==> pepper <==
## CPU
module CPU(
    input               clk         ,
    input               rstn        ,
    input               rf_dcp_rd   ,
    input [4:0]         rf_addr     ,
    output reg [31:0]   rf_out      ,
    output [7:0]        imem_addr   ,
    input [31:0]        imem_rdata  ,
    output [7:0]        dmem_addr   ,
    output [31:0]       dmem_wdata  ,
    output              dmem_we     ,
    input [31:0]        dmem_rdata  ,
    output              stop
    );
==> flow/config.mk <==
export PLATFORM = sky130hd
export DESIGN_NAME = CPU
export DESIGN_NICKNAME = CPU
export VERILOG_FILES = /design/flow/design.v
export SDC_FILE = /design/flow/constraint.sdc
export NUM_CORES = 4
export LEC_CHECK = 0
export CAP_MARGIN = 20
export CORE_MARGIN = 2
export CORE_UTILIZATION = 72
export CTS_CLUSTER_DIAMETER = 360
export CTS_CLUSTER_SIZE = 17
export MAX_ROUTING_LAYER = met4
export PLACE_DENSITY_LB_ADDON = 0.25
export SLEW_MARGIN = 20
export TNS_END_PERCENT = 20
==> flow/constraint.sdc <==
create_clock -name core_clock -period 6.76 [get_ports {clk}]
set_input_delay 1.3520 -clock core_clock [delete_from_list [all_inputs] [get_ports {clk}]]
set_output_delay 1.3520 -clock core_clock [all_outputs]
set_load 0.01 [all_outputs]
run.sh (not shown) runs the stock make flow with config.mk's settings and CLKGATE_MAP_FILE=.
==> zinc: changes against pepper <==
==> flow/config.mk (replaced) <==
export PLATFORM = sky130hd
export DESIGN_NAME = CPU
export DESIGN_NICKNAME = CPU
export VERILOG_FILES = /design/flow/design.v
export SDC_FILE = /design/flow/constraint.sdc
export NUM_CORES = 4
export LEC_CHECK = 0
export CAP_MARGIN = 20
export CORE_MARGIN = 2
export CORE_UTILIZATION = 57
export SETUP_SLACK_MARGIN = 1.82
export SLEW_MARGIN = 20
==> flow/constraint.sdc (replaced) <==
create_clock -name core_clock -period 6.87 [get_ports {clk}]
set_input_delay 1.3740 -clock core_clock [delete_from_list [all_inputs] [get_ports {clk}]]
set_output_delay 1.3740 -clock core_clock [all_outputs]
set_load 0.01 [all_outputs]
==> results.txt <==
Main metrics from the flow reports.

The failing step is global routing (5_1_grt). The met3 demand-to-capacity share in global routing came out at 0.661. The final weighted congestion in routability-driven placement came out at 1.25. The floorplan step set the die width to 333 microns. The global-route usage over all layers is 0.810. The run stopped with a tool error.

The tool reported: "[ERROR GRT-0116] Global routing finished with congestion. Check the congestion regions in the DRC Viewer". The estimated wirelength of the detail-placed design is 224 mm. The met1 layer usage reported by global route came out at 0.808. The total die area is 0.111 sq mm. Measured along the y axis, the die boundary spans 333 microns.

The number of placed instances with taps included is 8841.
(the above is from pepper)
==> results.txt <==
Results of the implementation run.

The violated checks flagged are negative setup slack. The commonest cells after synthesis are nand2_1, edfxtp_1, nand3_1. According to the floorplan report, the die height is 374 microns. The post-route worst setup slack came out at -0.922 ns.

The power in combinational cells came out at 4.96 mW. Across every metal layer, demand over resource in global routing totals 0.466. The die span in x came out at 374 microns.

In this run the full chip footprint comes out at 0.140 sq mm. The final weighted congestion in routability-driven placement is 1.08. The number of placed instances with taps included came out at 9249. The area occupied by registers came out at 0.0404 sq mm. The met3 demand-to-capacity share in global routing is 0.118. The setup violation total in the final timing report came out at 338.

The flow ran to the end, but the layout failed its checks. The estimated wirelength of the detail-placed design came out at 218 mm.
(the above is from zinc)

==> v36 <==
Starting RTL as in the previous note.
make LEC_CHECK=0 ABC_AREA=1 CAP_MARGIN=0 CORE_ASPECT_RATIO=1.13 CORE_MARGIN=8 CORE_UTILIZATION=51 CTS_CLUSTER_DIAMETER=88 CTS_CLUSTER_SIZE=98 GPL_TIMING_DRIVEN=0 MIN_ROUTING_LAYER=met2 PLACE_DENSITY_LB_ADDON=0.03 SETUP_SLACK_MARGIN=0.23 SLEW_MARGIN=20 finish   # period 7.05 ns
==> inputs of v35, as changes to v36 <==
ABC_AREA = default   (was 1)
CAP_MARGIN = 20   (was 0)
CORE_ASPECT_RATIO = default   (was 1.13)
CORE_MARGIN = 2   (was 8)
CORE_UTILIZATION = 66   (was 51)
CTS_CLUSTER_DIAMETER = default   (was 88)
CTS_CLUSTER_SIZE = 44   (was 98)
GPL_TIMING_DRIVEN = default   (was 0)
MIN_ROUTING_LAYER = default   (was met2)
PLACE_DENSITY_LB_ADDON = default   (was 0.03)
SETUP_SLACK_MARGIN = -0.39   (was 0.23)
==> results <==
- v36 died in global routing (5_1_grt) with GRT-0116. v35 ended with an error in global routing (5_1_grt) (ODB-0269).
- Between v36 and v35, the lower synthesized cell count is in v35 (gap 29%, measured against v35).
- Between v35 and v36, the lower die size is in v35 (gap about 28%, measured against v36).
- Area after synthesis: v36 is larger than v35 (about 0.8%).

==> tundra <==
CPU again, from the RTL that the note above started with.
// CPU
module CPU(
    input               clk         ,
    input               rstn        ,
    input               rf_dcp_rd   ,
    input [4:0]         rf_addr     ,
    output reg [31:0]   rf_out      ,
    output [7:0]        imem_addr   ,
    input [31:0]        imem_rdata  ,
    output [7:0]        dmem_addr   ,
    output [31:0]       dmem_wdata  ,
    output              dmem_we     ,
    input [31:0]        dmem_rdata  ,
    output              stop
    );
Settings: LEC_CHECK=0, ABC_AREA=1, CAP_MARGIN=20, CORE_ASPECT_RATIO=1.55, CORE_MARGIN=2, CORE_UTILIZATION=35, CTS_CLUSTER_DIAMETER=27, CTS_CLUSTER_SIZE=57, GPL_ROUTABILITY_DRIVEN=0, GPL_TIMING_DRIVEN=0, MAX_ROUTING_LAYER=met4, MIN_ROUTING_LAYER=met2, PLACE_DENSITY_LB_ADDON=0.16, SLEW_MARGIN=20, TNS_END_PERCENT=50; clock period 10.5 ns.
==> violet (differences from tundra) <==
- ABC_AREA: 1 -> default
- CORE_ASPECT_RATIO: 1.55 -> default
- CORE_UTILIZATION: 35 -> 66
- CTS_CLUSTER_DIAMETER: 27 -> 28
- CTS_CLUSTER_SIZE: 57 -> 41
- GPL_ROUTABILITY_DRIVEN: 0 -> default
- GPL_TIMING_DRIVEN: 0 -> default
- MAX_ROUTING_LAYER: met4 -> default
- MIN_ROUTING_LAYER: met2 -> default
- PLACE_DENSITY_LB_ADDON: 0.16 -> default
- SETUP_SLACK_MARGIN: default -> 1.68
- TNS_END_PERCENT: 50 -> 5
==> flow/constraint.sdc (replaced) <==
create_clock -name core_clock -period 8.39 [get_ports {clk}]
set_input_delay 1.6780 -clock core_clock [delete_from_list [all_inputs] [get_ports {clk}]]
set_output_delay 1.6780 -clock core_clock [all_outputs]
set_load 0.01 [all_outputs]
==> cedar (differences from tundra) <==
- ABC_AREA: 1 -> default
- CORE_ASPECT_RATIO: 1.55 -> default
- CORE_UTILIZATION: 35 -> 40
- CTS_CLUSTER_DIAMETER: 27 -> default
- CTS_CLUSTER_SIZE: 57 -> default
- GPL_ROUTABILITY_DRIVEN: 0 -> default
- GPL_TIMING_DRIVEN: 0 -> default
- MAX_ROUTING_LAYER: met4 -> default
- MIN_ROUTING_LAYER: met2 -> default
- PLACE_DENSITY_LB_ADDON: 0.16 -> default
- SETUP_SLACK_MARGIN: default -> 1.66
- TNS_END_PERCENT: 50 -> default
==> flow/constraint.sdc (replaced) <==
create_clock -name core_clock -period 10.2 [get_ports {clk}]
set_input_delay 2.0400 -clock core_clock [delete_from_list [all_inputs] [get_ports {clk}]]
set_output_delay 2.0400 -clock core_clock [all_outputs]
set_load 0.01 [all_outputs]
==> comparison <==
tundra aborted during global routing. violet failed in global routing with GRT-0232. cedar produced a clean layout.
Of cedar and tundra, tundra has the higher synthesized cell count (gap about 23%, measured against tundra).
Die area: violet < cedar < tundra.
Synthesized area: tundra is larger than violet (about 0.8%).
==> figures <==
Outcome: tundra did not finish; violet did not finish; cedar finished clean
Last stage reached: tundra global routing; violet global routing; cedar -
Netlist cell types: tundra 63; violet 112; cedar 112
Overall die width: tundra 384 um; violet 347 um; cedar 445 um
Post CTS Setup Buffer Count: tundra 0; violet 86; cedar 1
Routability Congestion: tundra -; violet 1.09; cedar 1.01
Simple-gate share of the synthesized area: tundra 0.210; violet 0.174; cedar 0.174
Buffers on Ports: tundra 152; violet 153; cedar 153
Parity-gate share of the synthesized area counting xor and xnor cells: tundra 0.00837; violet 0.0113; cedar 0.0113
# H-tree levels: tundra 5; violet 5; cedar 4
Total die size: tundra 228,000 um^2; violet 121,000 um^2; cedar 198,000 um^2
Post-synthesis chip area from yosys: tundra 78,500 um^2; violet 77,800 um^2; cedar 77,800 um^2
Largest type area fraction: tundra 0.392; violet 0.395; cedar 0.395
Post-synthesis instance total: tundra 9,447; violet 7,300; cedar 7,300
Mean Syn Cell Area: tundra 8.31 um^2; violet 10.7 um^2; cedar 10.7 um^2
Netlist area before placement: tundra 78,500 um^2; violet 77,800 um^2; cedar 77,800 um^2
Number of instances resized during post-cts repair: tundra 4; violet 196; cedar 21
Number of buffers on the longest clock path: tundra 4; violet 4; cedar 3
Share of synthesized area occupied by flip-flops and latches: tundra 0.514; violet 0.519; cedar 0.519
Placed cell areas: tundra 85,900 um^2; violet 81,700 um^2; cedar 82,700 um^2
Initial core utilization: tundra 0.352; violet 0.668; cedar 0.403
Adder-cell share of the synthesized area: tundra 0.0242; violet 0.0244; cedar 0.0244
Height of the die: tundra 594 um; violet 347 um; cedar 445 um
Placeable Area: tundra 223,000 um^2; violet 117,000 um^2; cedar 193,000 um^2

==> inputs of quartz <==
Starting RTL as in the previous note.
Settings: LEC_CHECK=0, CAP_MARGIN=20, CORE_ASPECT_RATIO=1.16, CORE_MARGIN=2, CORE_UTILIZATION=72, CTS_CLUSTER_DIAMETER=362, CTS_CLUSTER_SIZE=31, HOLD_SLACK_MARGIN=0.24, PLACE_DENSITY_LB_ADDON=0.0, SETUP_SLACK_MARGIN=0.43, SLEW_MARGIN=20, TNS_END_PERCENT=20; clock period 5.92 ns.
==> inputs of amber, as changes to quartz <==
CORE_ASPECT_RATIO = default   (was 1.16)
CORE_UTILIZATION = 40   (was 72)
CTS_CLUSTER_DIAMETER = default   (was 362)
CTS_CLUSTER_SIZE = default   (was 31)
HOLD_SLACK_MARGIN = default   (was 0.24)
PLACE_DENSITY_LB_ADDON = default   (was 0.0)
SETUP_SLACK_MARGIN = default   (was 0.43)
TNS_END_PERCENT = default   (was 20)
==> flow/constraint.sdc (replaced) <==
create_clock -name core_clock -period 10.5 [get_ports {clk}]
set_input_delay 2.1000 -clock core_clock [delete_from_list [all_inputs] [get_ports {clk}]]
set_output_delay 2.1000 -clock core_clock [all_outputs]
set_load 0.01 [all_outputs]
==> inputs of harbor, as changes to quartz <==
ABC_AREA = 0   (was default)
CORE_ASPECT_RATIO = default   (was 1.16)
CORE_MARGIN = 5   (was 2)
CORE_UTILIZATION = 55   (was 72)
CTS_CLUSTER_DIAMETER = default   (was 362)
CTS_CLUSTER_SIZE = default   (was 31)
HOLD_SLACK_MARGIN = default   (was 0.24)
PLACE_DENSITY_LB_ADDON = 0.07   (was 0.0)
SETUP_SLACK_MARGIN = -0.82   (was 0.43)
SLEW_MARGIN = 15   (was 20)
TNS_END_PERCENT = default   (was 20)
==> flow/constraint.sdc (replaced) <==
create_clock -name core_clock -period 15.8 [get_ports {clk}]
set_input_delay 3.1600 -clock core_clock [delete_from_list [all_inputs] [get_ports {clk}]]
set_output_delay 3.1600 -clock core_clock [all_outputs]
set_load 0.01 [all_outputs]
==> summary of the runs <==
quartz did not get past global routing (ODB-0269). amber finished clean. harbor completed with no timing, DRC or antenna violations.
Against harbor, the wire length of amber is larger by 5.6%.
Of amber and harbor, amber has the higher combinational power (gap about 50%, measured against harbor).
Against amber, the sequential power of harbor is lower by 33%.
Between harbor and amber, the lower sequential share of layout area is in amber (gap 0.78 points).
Of amber and harbor, harbor has the higher via count (gap about 0.9%, measured against harbor).
==> figures <==
item                                                                       quartz           amber          harbor
Number of well taps                                                             -            2526            1890
Hold_ws                                                                         -        0.352 ns        0.352 ns
Status                                                  aborted with a tool error  finished clean  finished clean
Last stage reached                                                 global routing               -               -
Post-route design area                                                          -      87900 um^2      86400 um^2
Final Hold Vio Count                                                            -               0               0
Power Dens Cells                                                                -     173 nW/um^2     115 nW/um^2
Logic area                                                                      -      34900 um^2      34900 um^2
Clock period minus final worst setup slack                                      -         9.95 ns        10.59 ns
Worst-skew pair later-pin latency                                               -         0.83 ns         0.81 ns
Leakage dissipation                                                             -       0.0307 uW       0.0303 uW
Total setup violations reported at the end of the flow                          -               0               0

==> xenon <==
CPU again, from the RTL that the note above started with.
clock: 6.23 ns
lec_check: 0
abc_area: 0
cap_margin: 20
core_margin: 2
core_utilization: 65
setup_slack_margin: -0.36
slew_margin: 15
==> raven: changes against xenon <==
--- a/flow/config.mk
+++ b/flow/config.mk
@@ -7,7 +7,5 @@
 export LEC_CHECK = 0
-export ABC_AREA = 0
 export CAP_MARGIN = 20
 export CORE_MARGIN = 2
-export CORE_UTILIZATION = 65
-export SETUP_SLACK_MARGIN = -0.36
-export SLEW_MARGIN = 15
+export CORE_UTILIZATION = 61
+export SLEW_MARGIN = 20
==> flow/constraint.sdc (replaced) <==
create_clock -name core_clock -period 8.28 [get_ports {clk}]
set_input_delay 1.6560 -clock core_clock [delete_from_list [all_inputs] [get_ports {clk}]]
set_output_delay 1.6560 -clock core_clock [all_outputs]
set_load 0.01 [all_outputs]
==> notes <==
Synthesized area is the same in raven and xenon. xenon stopped in global routing with GRT-0232. raven ran to the end with no violations. Between raven and xenon, the lower die size is in xenon (gap about 6.5%, measured against xenon). Synthesized cell count is the same in raven and xenon.
==> figures <==
| item | xenon | raven |
|---|---|---|
| Count of standard-cell rows | 126 | 131 |
| Placed cells | 9160 | 8808 |
| Floorplan utilization | 65.7% | 61.3% |
| Fraction of synthesized cell area in xor and xnor cells | 1.13% | 1.13% |
| Dpl hpwl | 228000 um | 198000 um |
| AO/OA Area Share | 12.9% | 12.9% |
| Cells resized by post-CTS repair | 79 | 1 |
| Final Wtd Congestion | 1.16 | 1.12 |
| Floorplan Core Area | 118000 sq um | 127000 sq um |
| Die span in x | 350 um | 361 um |
| Chip height | 350 um | 361 um |
| Inserted Clock Buffers | 150 | 156 |
| Post-Place Cell Area | 85900 sq um | 81900 sq um |
| Result of the run | did not finish | timing/DRC/antenna clean |
| Last stage reached | global routing | - |
| Setup fix buffers added after clock tree synthesis | 22 | 0 |
| Simple Share, Synth | 17.4% | 17.4% |
| Die ar. | 123000 sq um | 130000 sq um |
| Number of top-level design ports | 154 | 154 |
| Post-placement setup slack | -1200 ps | -26.6 ps |
| Number of flops mapped to enable cells by yosys | 1024 | 1024 |
| Flip-flop cell with the highest count after synthesis | sky130_fd_sc_hd__edfxtp_1 | sky130_fd_sc_hd__edfxtp_1 |

==> run E <==
Starting RTL as in the previous note.
Settings: LEC_CHECK=0, CAP_MARGIN=20, CORE_MARGIN=2, CORE_UTILIZATION=72, CTS_CLUSTER_SIZE=31, PLACE_DENSITY_LB_ADDON=0.0, SETUP_SLACK_MARGIN=1.51, SLEW_MARGIN=20; clock period 5.92 ns.
==> inputs of run B, as changes to run E <==
--- a/flow/config.mk
+++ b/flow/config.mk
@@ -9,6 +9,8 @@
 export CORE_MARGIN = 2
-export CORE_UTILIZATION = 72
-export CTS_CLUSTER_SIZE = 31
-export PLACE_DENSITY_LB_ADDON = 0.0
-export SETUP_SLACK_MARGIN = 1.51
+export CORE_UTILIZATION = 66
+export CTS_CLUSTER_DIAMETER = 28
+export CTS_CLUSTER_SIZE = 41
+export MAX_ROUTING_LAYER = met4
+export SETUP_SLACK_MARGIN = 1.68
 export SLEW_MARGIN = 20
+export TNS_END_PERCENT = 5
==> flow/constraint.sdc (replaced) <==
create_clock -name core_clock -period 7.05 [get_ports {clk}]
set_input_delay 1.4100 -clock core_clock [delete_from_list [all_inputs] [get_ports {clk}]]
set_output_delay 1.4100 -clock core_clock [all_outputs]
set_load 0.01 [all_outputs]
==> inputs of run X, as changes to run E <==
--- a/flow/config.mk
+++ b/flow/config.mk
@@ -9,6 +9,6 @@
 export CORE_MARGIN = 2
-export CORE_UTILIZATION = 72
-export CTS_CLUSTER_SIZE = 31
-export PLACE_DENSITY_LB_ADDON = 0.0
-export SETUP_SLACK_MARGIN = 1.51
+export CORE_UTILIZATION = 61
+export CTS_CLUSTER_DIAMETER = 27
+export CTS_CLUSTER_SIZE = 14
+export SETUP_SLACK_MARGIN = 1.82
 export SLEW_MARGIN = 20
==> flow/constraint.sdc (replaced) <==
create_clock -name core_clock -period 6.87 [get_ports {clk}]
set_input_delay 1.3740 -clock core_clock [delete_from_list [all_inputs] [get_ports {clk}]]
set_output_delay 1.3740 -clock core_clock [all_outputs]
set_load 0.01 [all_outputs]
==> inputs of run R, as changes to run E <==
==> flow/config.mk (replaced) <==
export PLATFORM = sky130hd
export DESIGN_NAME = CPU
export DESIGN_NICKNAME = CPU
export VERILOG_FILES = /design/flow/design.v
export SDC_FILE = /design/flow/constraint.sdc
export NUM_CORES = 4
export LEC_CHECK = 0
export ABC_AREA = 0
export CAP_MARGIN = 20
export CORE_MARGIN = 2
export CORE_UTILIZATION = 58
export SETUP_SLACK_MARGIN = 0.84
export SLEW_MARGIN = 15
==> flow/constraint.sdc (replaced) <==
create_clock -name core_clock -period 5.78 [get_ports {clk}]
set_input_delay 1.1560 -clock core_clock [delete_from_list [all_inputs] [get_ports {clk}]]
set_output_delay 1.1560 -clock core_clock [all_outputs]
set_load 0.01 [all_outputs]
==> run_results.csv <==
group,metric,value,unit
status,outcome,"aborted with a tool error",
status,haltStage,"5_1_grt",
status,error_message,"[ERROR GRT-0116] Global routing finished with congestion. Check the congestion regions in the DRC Viewer.",
clock_tree,post_cts_resized,186,
clock_tree,numCtsBuffers,149,
floorplanning,fp_util,72.61,%
clock_tree,clockBufferDepth,3,
place,post-place-ws,-1614,ps
grt,grtUsageTotal,90.89,%
-- figures above: run E

==> run_results.csv <==
group,metric,value,unit
sta,worst_slack,-1632,ps
cells_and_area,dominant_cells,"sequential cells",
status,outcome,"finished with violations",
sta,finalSetupViolCount,338,
grt,grtUsageTotal,48.10,%
clock_tree,post_cts_resized,88,
grt,met3_usage,13.87,%
clock_tree,clockBufferDepth,3,
place,post-place-ws,-1804,ps
clock_tree,cts_tree,"done",
status,so_faults,"negative setup slack",
power_and_ir_drop,p_clk_share,36.4,%
clock_tree,numCtsBuffers,155,
-- figures above: run R

==> run_results.csv <==
group,metric,value,unit
status,outcome,"aborted with a tool error",
status,haltStage,"5_1_grt",
status,error_message,"[ERROR GRT-0116] Global routing finished with congestion. Check the congestion regions in the DRC Viewer.",
floorplanning,fp_util,66.80,%
synth,avgSynthCellArea,10.66,sq um
clock_tree,numCtsBuffers,317,
place,post-place-ws,-592.2,ps
clock_tree,clockBufferDepth,4,
clock_tree,post_cts_resized,184,
clock_tree,htreeDepth,5,
grt,grtUsageTotal,88.23,%
synth,synth_cell_type_count,112,
synth,synth-edff-count,1024,
synth,simple_gate_area_share,17.38,%
-- figures above: run B

==> run_results.csv <==
group,metric,value,unit
clock_tree,post_cts_resized,255,
power_and_ir_drop,powerSeq,10.2,mW
clock_tree,clockRootBuffer,"clkbuf_16",
setup_path,critPathMaxFanout,6,
status,so_faults,"negative setup slack",
sta,worst_slack,-815.6,ps
place,post-place-ws,-952.4,ps
place,dp.cells,9107,
status,outcome,"finished with violations",
place,place_hpwl,213500,microns
sta,finalSetupViolCount,338,
clock_tree,htreeDepth,5,
-- figures above: run X

Power figures rest on the tool's default switching activity, not on a simulated workload.
